==> branch maple <==
// ARM_SingleCycle_CPU
module ARM_SingleCycle_CPU
	#(parameter	BusWidth	= 32)
	(input logic		i_CLK, i_RESET,
	input logic[(BusWidth - 1):0]	i_Instr,
	output logic[(BusWidth - 1):0]	o_PC,
	output logic[(BusWidth - 1):0]	o_Data_Address,
	output logic					o_Mem_Write,
	output logic[(BusWidth - 1):0]	o_Write_Data,
	input logic[(BusWidth - 1):0]	i_Read_Data);
make LEC_CHECK=0 ABC_AREA=0 CAP_MARGIN=15 CELL_PAD_IN_SITES_GLOBAL_PLACEMENT=1 CORE_ASPECT_RATIO=0.65 CORE_MARGIN=2 CORE_UTILIZATION=59 CTS_CLUSTER_SIZE=73 GPL_ROUTABILITY_DRIVEN=0 GPL_TIMING_DRIVEN=1 HOLD_SLACK_MARGIN=-0.07 PLACE_DENSITY_LB_ADDON=0.2 SETUP_SLACK_MARGIN=1.0 SLEW_MARGIN=20 finish   # period 4.14 ns
run.sh (not shown) runs the stock make flow with config.mk's settings and CLKGATE_MAP_FILE=.
==> branch harbor: changes against branch maple <==
CAP_MARGIN = 20   (was 15)
CELL_PAD_IN_SITES_DETAIL_PLACEMENT = 2   (was unset)
CELL_PAD_IN_SITES_GLOBAL_PLACEMENT = unset   (was 1)
CORE_ASPECT_RATIO = 0.59   (was 0.65)
CORE_MARGIN = 6   (was 2)
CORE_UTILIZATION = 28   (was 59)
CTS_CLUSTER_SIZE = 70   (was 73)
GPL_TIMING_DRIVEN = unset   (was 1)
HOLD_SLACK_MARGIN = 0.1   (was -0.07)
MAX_ROUTING_LAYER = met4   (was unset)
PLACE_DENSITY_LB_ADDON = unset   (was 0.2)
SETUP_SLACK_MARGIN = -1.53   (was 1.0)
==> flow/constraint.sdc (replaced) <==
create_clock -name core_clock -period 16.4 [get_ports {i_CLK}]
set_input_delay 3.2800 -clock core_clock [delete_from_list [all_inputs] [get_ports {i_CLK}]]
set_output_delay 3.2800 -clock core_clock [all_outputs]
set_load 0.01 [all_outputs]
==> branch pepper: changes against branch maple <==
CAP_MARGIN = 20   (was 15)
CELL_PAD_IN_SITES_DETAIL_PLACEMENT = 1   (was unset)
CELL_PAD_IN_SITES_GLOBAL_PLACEMENT = unset   (was 1)
CORE_ASPECT_RATIO = 0.59   (was 0.65)
CORE_MARGIN = 6   (was 2)
CORE_UTILIZATION = 28   (was 59)
CTS_CLUSTER_SIZE = 70   (was 73)
GPL_TIMING_DRIVEN = unset   (was 1)
HOLD_SLACK_MARGIN = unset   (was -0.07)
MAX_ROUTING_LAYER = met4   (was unset)
PLACE_DENSITY_LB_ADDON = 0.19   (was 0.2)
SETUP_SLACK_MARGIN = -1.53   (was 1.0)
==> flow/constraint.sdc (replaced) <==
create_clock -name core_clock -period 16.4 [get_ports {i_CLK}]
set_input_delay 3.2800 -clock core_clock [delete_from_list [all_inputs] [get_ports {i_CLK}]]
set_output_delay 3.2800 -clock core_clock [all_outputs]
set_load 0.01 [all_outputs]
==> qor summary <==
	branch pepper	branch harbor	branch maple
Critical path fanouts, max	23	20	-
Die ar.	123000 sq um	123000 sq um	56400 sq um
WP data required	13120 ps	13120 ps	-
Result of the run	finished clean	finished clean	aborted with a tool error
Stage where the flow stopped	-	-	global routing (5_1_grt)
Count of non-CTS buffers in the layout	283	266	-
Logic inverters	133	133	-
Worst reg-to-reg setup slack	6710 ps	5610 ps	-
Endpoint with the worst hold slack	Datapath.RegisterFile.RegisterFile[14][17]	Datapath.RegisterFile.RegisterFile[12][6]	-
Clock buffer cells	70	57	-
Largest Pwr Group	combinational logic	combinational logic	-
Insertion delay to the later sink of the worst-skew pair	630 ps	660 ps	-
Worst-case vdd ir drop	0.0797 mV	0.0908 mV	-
Net switching fraction of the power	46.0%	49.8%	-
Sequential group share of total power	40.0%	37.8%	-
Quantity of gates resized following cts	0	0	500
Antenna diode instance count	0	46	-
R2r worst-path depth	21	23	-
Number of buffer and inverter stages on the critical path	5	4	-
Flip-flops	516	516	-
Gate Area	17900 sq um	17900 sq um	-
Kind of path behind the tightest hold check	register to register	register to register	-
Die span in y	272 um	272 um	192 um
Count of fill cells added during filler insertion	13200	12400	-
Core box area	113000 sq um	113000 sq um	53400 sq um

* * *

==> v33: inputs <==
ARM_SingleCycle_CPU again, from the RTL that the note above started with.
clock: 8.15 ns
lec_check: 0
abc_area: 0
cap_margin: 15
cell_pad_in_sites_global_placement: 1
core_aspect_ratio: 1.12
core_margin: 2
core_utilization: 51
cts_cluster_size: 73
gpl_routability_driven: 1
gpl_timing_driven: 1
hold_slack_margin: -0.07
place_density_lb_addon: 0.2
slew_margin: 20
==> v30 (differences from v33) <==
CORE_ASPECT_RATIO = 0.65   (was 1.12)
CORE_UTILIZATION = 61   (was 51)
GPL_ROUTABILITY_DRIVEN = 0   (was 1)
PLACE_DENSITY_LB_ADDON = 0.01   (was 0.2)
SETUP_SLACK_MARGIN = 1.0   (was unset)
==> flow/constraint.sdc (replaced) <==
create_clock -name core_clock -period 3.42 [get_ports {i_CLK}]
set_input_delay 0.6840 -clock core_clock [delete_from_list [all_inputs] [get_ports {i_CLK}]]
set_output_delay 0.6840 -clock core_clock [all_outputs]
set_load 0.01 [all_outputs]
==> v6 (differences from v33) <==
ABC_AREA = unset   (was 0)
CAP_MARGIN = 20   (was 15)
CELL_PAD_IN_SITES_GLOBAL_PLACEMENT = unset   (was 1)
CORE_ASPECT_RATIO = 1.23   (was 1.12)
CORE_UTILIZATION = 40   (was 51)
CTS_CLUSTER_SIZE = unset   (was 73)
GPL_ROUTABILITY_DRIVEN = unset   (was 1)
GPL_TIMING_DRIVEN = unset   (was 1)
HOLD_SLACK_MARGIN = unset   (was -0.07)
PLACE_DENSITY_LB_ADDON = 0.19   (was 0.2)
SETUP_SLACK_MARGIN = 0.95   (was unset)
==> flow/constraint.sdc (replaced) <==
create_clock -name core_clock -period 16.4 [get_ports {i_CLK}]
set_input_delay 3.2800 -clock core_clock [delete_from_list [all_inputs] [get_ports {i_CLK}]]
set_output_delay 3.2800 -clock core_clock [all_outputs]
set_load 0.01 [all_outputs]
==> impl_metrics.prom <==
# HELP chip_impl_metric Flow report values
# TYPE chip_impl_metric gauge
chip_impl_info{name="critical_path.top_delay_family",value="AND-OR/OR-AND gates"} 1
chip_impl_metric{name="die_area",unit="um2"} 65000
chip_impl_metric{name="finalHoldViolations",unit=""} 0
chip_impl_metric{name="drt.antenna.violating_nets",unit=""} 0
chip_impl_metric{name="grt_first_pass_wirelength",unit="um"} 230000
chip_impl_metric{name="netSwitchingFraction",unit="%"} 42.5
chip_impl_info{name="check-failures",value="negative setup slack"} 1
chip_impl_info{name="status",value="complete, but fails checks"} 1
chip_impl_info{name="largest_cell_class",value="logic gates"} 1
chip_impl_metric{name="final_critical_path_setup_slack",unit="ps"} -62.0
chip_impl_metric{name="report.final.setup_viol",unit=""} 3
chip_impl_metric{name="wl_final",unit="um"} 158000
chip_impl_metric{name="via_cell_ratio",unit=""} 6.81
chip_impl_metric{name="preCtsSetupSlack",unit="ps"} -1380
chip_impl_metric{name="non_clock_buffer_count",unit=""} 1009
-- figures above: v33

==> impl_metrics.prom <==
# HELP chip_impl_metric Physical implementation figures
# TYPE chip_impl_metric gauge
chip_impl_info{name="synth-main-ff-cell",value="sky130_fd_sc_hd__dfrtp_1"} 1
chip_impl_info{name="stop_stage",value="global routing (5_1_grt)"} 1
chip_impl_info{name="most_frequent_cells_after_synthesis",value="sky130_fd_sc_hd__nand2_1 (607), sky130_fd_sc_hd__o21ai_0 (557), sky130_fd_sc_hd__dfrtp_1 (516)"} 1
chip_impl_info{name="status",value="did not finish"} 1
chip_impl_metric{name="die_width",unit="um"} 289
chip_impl_metric{name="die_area",unit="um2"} 54600
chip_impl_info{name="error_line",value="[ERROR GRT-0116] Global routing finished with congestion. Check the congestion regions in the DRC Viewer."} 1
chip_impl_metric{name="core_region_area",unit="um2"} 51800
chip_impl_metric{name="preCtsSetupSlack",unit="ps"} -3830
chip_impl_metric{name="cts_buffers",unit=""} 45
-- figures above: v30

==> impl_metrics.prom <==
# HELP chip_impl_metric Flow report values
# TYPE chip_impl_metric gauge
chip_impl_info{name="status",value="finished clean"} 1
chip_impl_metric{name="tool_warnings",unit=""} 101
chip_impl_metric{name="relative_contribution_of_sequential_cells_to_total_power",unit="%"} 38.9
chip_impl_metric{name="netSwitchingFraction",unit="%"} 43.0
chip_impl_metric{name="grt_first_pass_wirelength",unit="um"} 218000
chip_impl_metric{name="preCtsSetupSlack",unit="ps"} 1970
chip_impl_metric{name="drt.antenna.violating_nets",unit=""} 0
chip_impl_info{name="critical_path.top_delay_family",value="AND-OR/OR-AND gates"} 1
chip_impl_info{name="synth.top_cells.by_area",value="sky130_fd_sc_hd__dfrtp_1 (40%), sky130_fd_sc_hd__o21ai_0 (8.7%), sky130_fd_sc_hd__a22oi_1 (7.1%)"} 1
chip_impl_info{name="largest_cell_class",value="logic gates"} 1
chip_impl_metric{name="report.final.setup_viol",unit=""} 0
chip_impl_metric{name="final_critical_path_setup_slack",unit="ps"} 1740
chip_impl_metric{name="p_sw",unit="uW"} 2590
-- figures above: v6


* * *

==> 11-15: inputs <==
Starting RTL as in the previous note.
==> flow/config.mk <==
export PLATFORM = sky130hd
export DESIGN_NAME = ARM_SingleCycle_CPU
export DESIGN_NICKNAME = ARM_SingleCycle_CPU
export VERILOG_FILES = /design/flow/design.v
export SDC_FILE = /design/flow/constraint.sdc
export NUM_CORES = 4
export LEC_CHECK = 0
export ABC_AREA = 0
export CAP_MARGIN = 15
export CELL_PAD_IN_SITES_GLOBAL_PLACEMENT = 1
export CORE_ASPECT_RATIO = 1.58
export CORE_MARGIN = 2
export CORE_UTILIZATION = 61
export CTS_CLUSTER_SIZE = 73
export GPL_ROUTABILITY_DRIVEN = 0
export GPL_TIMING_DRIVEN = 1
export HOLD_SLACK_MARGIN = 0.29
export PLACE_DENSITY_LB_ADDON = 0.01
export SETUP_SLACK_MARGIN = 1.0
export SLEW_MARGIN = 20
==> flow/constraint.sdc <==
create_clock -name core_clock -period 3.42 [get_ports {i_CLK}]
set_input_delay 0.6840 -clock core_clock [delete_from_list [all_inputs] [get_ports {i_CLK}]]
set_output_delay 0.6840 -clock core_clock [all_outputs]
set_load 0.01 [all_outputs]
==> inputs of 08-20, as changes to 11-15 <==
- ABC_AREA: 0 -> 1
- CAP_MARGIN: 15 -> 5
- CELL_PAD_IN_SITES_GLOBAL_PLACEMENT: 1 -> unset
- CORE_ASPECT_RATIO: 1.58 -> unset
- CORE_MARGIN: 2 -> 6
- CORE_UTILIZATION: 61 -> 21
- CTS_CLUSTER_DIAMETER: unset -> 394
- CTS_CLUSTER_SIZE: 73 -> unset
- GPL_ROUTABILITY_DRIVEN: 0 -> unset
- GPL_TIMING_DRIVEN: 1 -> unset
- HOLD_SLACK_MARGIN: 0.29 -> unset
- MAX_ROUTING_LAYER: unset -> met4
- PLACE_DENSITY_LB_ADDON: 0.01 -> 0.13
- SETUP_SLACK_MARGIN: 1.0 -> 2.57
==> flow/constraint.sdc (replaced) <==
create_clock -name core_clock -period 9.7 [get_ports {i_CLK}]
set_input_delay 1.9400 -clock core_clock [delete_from_list [all_inputs] [get_ports {i_CLK}]]
set_output_delay 1.9400 -clock core_clock [all_outputs]
set_load 0.01 [all_outputs]
==> notes.md <==
impl run done, here's what came out: Simple-Gate Area Share=between 20% and 30%, outcome=no timing/DRC/antenna violations, Pre-Place Util=21.2%, Post-synth seq share=36.0%, Post-Syn Area per Cell=approximately 6.6 um2, die height=approximately 430 um, # rows=between 150 and 200, Die ar.=about 180000 um2, cell count after placement=7977
Source of the figures above: 08-20

==> notes.md <==
yosys + openroad results -> outcome=stopped before the end, Stop stage=5_1_grt, tool error=[ERROR GRT-0116] Global routing finished with congestion. Check the congestion regions in the DRC Viewer., Post-synth seq share=between 40 and 50%, Simple-Gate Area Share=between 10% and 20%, die height=slightly below 300 um, # rows=105, Pre-Place Util=61.8%, cell count after placement=roughly 5500
Source of the figures above: 11-15


* * *

==> job 792 <==
ARM_SingleCycle_CPU again, from the RTL that the note above started with.
## ARM_SingleCycle_CPU
module ARM_SingleCycle_CPU
	#(parameter	BusWidth	= 32)
	(input logic		i_CLK, i_RESET,
	input logic[(BusWidth - 1):0]	i_Instr,
	output logic[(BusWidth - 1):0]	o_PC,
	output logic[(BusWidth - 1):0]	o_Data_Address,
	output logic					o_Mem_Write,
	output logic[(BusWidth - 1):0]	o_Write_Data,
	input logic[(BusWidth - 1):0]	i_Read_Data);
export LEC_CHECK = 0
export ABC_AREA = 0
export CAP_MARGIN = 35
export CELL_PAD_IN_SITES_GLOBAL_PLACEMENT = 1
export CORE_ASPECT_RATIO = 0.65
export CORE_MARGIN = 2
export CORE_UTILIZATION = 61
export CTS_CLUSTER_SIZE = 15
export GPL_ROUTABILITY_DRIVEN = 0
export GPL_TIMING_DRIVEN = 1
export HOLD_SLACK_MARGIN = -0.07
export PLACE_DENSITY_LB_ADDON = 0.01
export SETUP_SLACK_MARGIN = 0.01
export SLEW_MARGIN = 20
create_clock -name core_clock -period 3.42 [get_ports {i_CLK}]
==> inputs of job 6317, as changes to job 792 <==
Settings changed: ABC_AREA 0 to 1, CAP_MARGIN 35 to 5, CELL_PAD_IN_SITES_GLOBAL_PLACEMENT 1 to unset, CORE_ASPECT_RATIO 0.65 to unset, CORE_MARGIN 2 to 3, CORE_UTILIZATION 61 to 21, CTS_CLUSTER_DIAMETER set to 394, CTS_CLUSTER_SIZE 15 to unset, GPL_ROUTABILITY_DRIVEN 0 to unset, GPL_TIMING_DRIVEN 1 to unset, HOLD_SLACK_MARGIN -0.07 to 0.15, MAX_ROUTING_LAYER set to met4, PLACE_DENSITY_LB_ADDON 0.01 to 0.13, SETUP_SLACK_MARGIN 0.01 to 2.57, TNS_END_PERCENT set to 80.
==> flow/constraint.sdc (replaced) <==
create_clock -name core_clock -period 9.7 [get_ports {i_CLK}]
set_input_delay 1.9400 -clock core_clock [delete_from_list [all_inputs] [get_ports {i_CLK}]]
set_output_delay 1.9400 -clock core_clock [all_outputs]
set_load 0.01 [all_outputs]
==> inputs of job 4671, as changes to job 792 <==
Settings changed: CAP_MARGIN 35 to 20, CELL_PAD_IN_SITES_DETAIL_PLACEMENT set to 1, CORE_ASPECT_RATIO 0.65 to 1.24, CORE_UTILIZATION 61 to 23, CTS_CLUSTER_SIZE 15 to 10, PLACE_DENSITY set to 0.48, PLACE_DENSITY_LB_ADDON 0.01 to unset, SETUP_SLACK_MARGIN 0.01 to 2.61, SLEW_MARGIN 20 to 5.
==> flow/constraint.sdc (replaced) <==
create_clock -name core_clock -period 8.97 [get_ports {i_CLK}]
set_input_delay 1.7940 -clock core_clock [delete_from_list [all_inputs] [get_ports {i_CLK}]]
set_output_delay 1.7940 -clock core_clock [all_outputs]
set_load 0.01 [all_outputs]
==> comparison table <==
Number of filler cells placed in the layout: job 4671 15,850; job 6317 18,280; job 792 -
Outcome: job 4671 finished clean; job 6317 finished clean; job 792 did not finish
Failing step: job 4671 -; job 6317 -; job 792 global routing
Placement Cell Area: job 4671 42,300 µm²; job 6317 45,060 µm²; job 792 43,070 µm²
Sequential cell count of the final layout: job 4671 516; job 6317 516; job 792 -
Critical path's slowest cell: job 4671 o31a_1; job 6317 nand4_1; job 792 -
Total stage count of the critical path: job 4671 30; job 6317 31; job 792 -
Number of tapcells: job 4671 1,848; job 6317 2,204; job 792 -
Length of routed met2 wiring: job 4671 93,140 µm; job 6317 107,700 µm; job 792 -
Combinational logic power: job 4671 6.72 mW; job 6317 8.92 mW; job 792 -
Crit path setup slack, layout: job 4671 0.1955 ns; job 6317 1.430 ns; job 792 -
Cells after DPL: job 4671 6,315; job 6317 8,212; job 792 5,433
Number of failing setup endpoints in the final timing report: job 4671 0; job 6317 0; job 792 -
Sequential share of cell area: job 4671 26.69%; job 6317 24.39%; job 792 -
First DRT Iteration DRCs: job 4671 3,359; job 6317 4,105; job 792 -
Reg-to-reg critical path endpoint: job 4671 Datapath.ProgramCounter.o_Address[31]; job 6317 Datapath.ProgramCounter.o_Address[30]; job 792 -
Worst ir drop on vdd: job 4671 0.1336 mV; job 6317 0.1387 mV; job 792 -
Critical Path End: job 4671 o_Data_Address[26]; job 6317 o_Data_Address[27]; job 792 -
Seq pwr: job 4671 4.53 mW; job 6317 3.88 mW; job 792 -
Type of the most critical hold path: job 4671 reg2reg; job 6317 reg2reg; job 792 -
Transition time at the pin with the least slew margin: job 4671 1.162 ns; job 6317 1.112 ns; job 792 -
Clock-net power: job 4671 2.55 mW; job 6317 2.45 mW; job 792 -
Final worst-path cycle share: job 4671 97.82%; job 6317 85.26%; job 792 -
Area share of and/or/nand/nor cells after synthesis: job 4671 16.60%; job 6317 29.90%; job 792 16.60%
Peak per-stage delay on the critical path: job 4671 0.41 ns; job 6317 0.42 ns; job 792 -
Power is estimated from default activity; no workload was simulated.
